// testpc
module testpc(
	clock,   
	reset,   
	pc,   
	instruction,   
	mem_data,   
	mem_addr,   
	mem_wdata,   
	mwrite_enable,
	mread_enable,
	regwrite_enable,   
	write_addr,   
	reg_write_data   
	);
Size in the first run: ~1,300 cells after synthesis, about 140 flip-flops, roughly 100 I/O pins.
Settings: LEC_CHECK=0, ABC_AREA=0, CAP_MARGIN=20, CELL_PAD_IN_SITES_GLOBAL_PLACEMENT=2, CORE_MARGIN=2, CORE_UTILIZATION=32, CTS_CLUSTER_DIAMETER=351, GPL_ROUTABILITY_DRIVEN=1, MAX_ROUTING_LAYER=met4, PLACE_DENSITY_LB_ADDON=0.11, SLEW_MARGIN=20; clock period 20.8 ns.
run.sh (not shown) runs the stock make flow with config.mk's settings and CLKGATE_MAP_FILE=.
The baseline completed without violations.
Rerun with:
ABC_AREA = 1   (was 0)
CORE_UTILIZATION = 40   (was 32)
CTS_CLUSTER_DIAMETER = 396   (was 351)
CTS_CLUSTER_SIZE = 98   (was unset)
GPL_ROUTABILITY_DRIVEN = unset   (was 1)
MAX_ROUTING_LAYER = unset   (was met4)
PLACE_DENSITY_LB_ADDON = 0.04   (was 0.11)
clock period = 16.0 ns   (was 20.8 ns; I/O delays follow)
Result:
- design area came out higher by 3.1%
- core utilization came out higher by 9.4 points
- routed wire length came out higher by about 5%
- sequential power came out higher by about 25%
- setup slack got worse by 1000 ps
- cell count came out higher by about 20%
- hold slack got worse by 26 ps
- global-route usage came out higher by 5.1 points
- sequential cell count does not change
Rerun with:
CELL_PAD_IN_SITES_GLOBAL_PLACEMENT = 0   (was 2)
CORE_UTILIZATION = 59   (was 40)
CTS_CLUSTER_DIAMETER = 315   (was 396)
Power is higher by 0.38%.
First-iteration DRC count is higher by 26%.
Cell area is lower by 1.1%.
Wire length is lower by 10%.
Global-route usage is higher by 10 points.
Flip-flop count stays the same.
Via count is higher by 4.7%.
Rerun with:
CELL_PAD_IN_SITES_GLOBAL_PLACEMENT = unset   (was 0)
CORE_MARGIN = 7   (was 2)
CORE_UTILIZATION = 58   (was 59)
CTS_CLUSTER_DIAMETER = 252   (was 315)
CTS_CLUSTER_SIZE = 100   (was 98)
PLACE_DENSITY_LB_ADDON = unset   (was 0.04)
TNS_END_PERCENT = 20   (was unset)
Outcome: Utilization decreases by 2.0 points; synthesized cell count does not change; clock-buffer cell count goes down by 2; final area hardly moves; clock skew is higher by 5.9 ps; worst hold slack hardly moves; sequential power hardly moves; sequential cell count stays the same.
Rerun with:
ABC_AREA = unset   (was 1)
CAP_MARGIN = 0   (was 20)
CORE_ASPECT_RATIO = 0.53   (was unset)
CORE_MARGIN = 2   (was 7)
CORE_UTILIZATION = 40   (was 58)
CTS_CLUSTER_DIAMETER = unset   (was 252)
CTS_CLUSTER_SIZE = unset   (was 100)
GPL_TIMING_DRIVEN = 0   (was unset)
HOLD_SLACK_MARGIN = -0.04   (was unset)
TNS_END_PERCENT = 85   (was 20)
Outcome: Worst hold slack improved by 22 ps; register-to-register slack got worse by 810 ps; setup slack got worse by 43 ps; sequential cell count does not change; routed wire length rises by roughly a tenth; fmax barely changes.
Rerun with:
CAP_MARGIN = 20   (was 0)
CORE_ASPECT_RATIO = unset   (was 0.53)
GPL_TIMING_DRIVEN = unset   (was 0)
HOLD_SLACK_MARGIN = unset   (was -0.04)
TNS_END_PERCENT = unset   (was 85)
The new run completed without violations.
Sequential cell count does not change.
Die area hardly moves.
Clock-buffer cell count climbs by 2.
Utilization climbs by 0.42 points.

Starting RTL as in the previous note.
Settings: LEC_CHECK=0, ABC_AREA=1, CAP_MARGIN=20, CELL_PAD_IN_SITES_GLOBAL_PLACEMENT=1, CORE_MARGIN=5, CORE_UTILIZATION=32, CTS_CLUSTER_DIAMETER=351, CTS_CLUSTER_SIZE=54, GPL_ROUTABILITY_DRIVEN=0, MAX_ROUTING_LAYER=met5, PLACE_DENSITY_LB_ADDON=0.11, SLEW_MARGIN=20; clock period 20.8 ns.
The baseline completed with no timing, DRC or antenna violations.
Next try:
==> flow/config.mk (replaced) <==
export PLATFORM = sky130hd
export DESIGN_NAME = testpc
export DESIGN_NICKNAME = testpc
export VERILOG_FILES = /design/flow/design.v
export SDC_FILE = /design/flow/constraint.sdc
export NUM_CORES = 4
export LEC_CHECK = 0
export ABC_AREA = 1
export CAP_MARGIN = 20
export CORE_MARGIN = 2
export CORE_UTILIZATION = 68
export CTS_CLUSTER_SIZE = 39
export HOLD_SLACK_MARGIN = 0.27
export SLEW_MARGIN = 20
==> flow/constraint.sdc (replaced) <==
create_clock -name core_clock -period 8.77 [get_ports {clock}]
set_input_delay 1.7540 -clock core_clock [delete_from_list [all_inputs] [get_ports {clock}]]
set_output_delay 1.7540 -clock core_clock [all_outputs]
set_load 0.01 [all_outputs]
After rerunning: With this change the flow never finished: it broke off in global routing (5_1_grt) on GRT-0116; die area goes down by 55%; synthesized cell count does not change; synthesized area does not change.
Next try:
--- a/flow/config.mk
+++ b/flow/config.mk
@@ -7,8 +7,5 @@
 export LEC_CHECK = 0
-export ABC_AREA = 1
 export CAP_MARGIN = 20
 export CORE_MARGIN = 2
-export CORE_UTILIZATION = 68
-export CTS_CLUSTER_SIZE = 39
-export HOLD_SLACK_MARGIN = 0.27
+export CORE_UTILIZATION = 40
 export SLEW_MARGIN = 20
==> flow/constraint.sdc (replaced) <==
create_clock -name core_clock -period 15.4 [get_ports {clock}]
set_input_delay 3.0800 -clock core_clock [delete_from_list [all_inputs] [get_ports {clock}]]
set_output_delay 3.0800 -clock core_clock [all_outputs]
set_load 0.01 [all_outputs]
Result: Now the flow finished with timing, DRC and antenna clean. Synthesized cell count shrinks by 24%. Area after synthesis decreases by 3.9%. Die size rose by about 60%.
Next try:
--- a/flow/config.mk
+++ b/flow/config.mk
@@ -7,5 +7,8 @@
 export LEC_CHECK = 0
+export ABC_AREA = 1
 export CAP_MARGIN = 20
 export CORE_MARGIN = 2
-export CORE_UTILIZATION = 40
+export CORE_UTILIZATION = 68
+export CTS_CLUSTER_SIZE = 39
+export HOLD_SLACK_MARGIN = 0.3
 export SLEW_MARGIN = 20
==> flow/constraint.sdc (replaced) <==
create_clock -name core_clock -period 10.7 [get_ports {clock}]
set_input_delay 2.1400 -clock core_clock [delete_from_list [all_inputs] [get_ports {clock}]]
set_output_delay 2.1400 -clock core_clock [all_outputs]
set_load 0.01 [all_outputs]
With this change the flow produced a layout that fails on negative setup slack. Wire length grows by 14%. Global-route usage rose by 22 points. First-iteration DRC count is higher by 150%. Flip-flop count stays the same. Combinational power climbs by 35%. Final area increases by 8.8%. Clock-buffer cell count fell by 2. Die area is lower by 38%. Clock skew is about the same. Setup slack gets worse by 1.2 ns. Final cell count goes up by 22%.
No activity file was given, so power comes from the tool's default toggle rates.
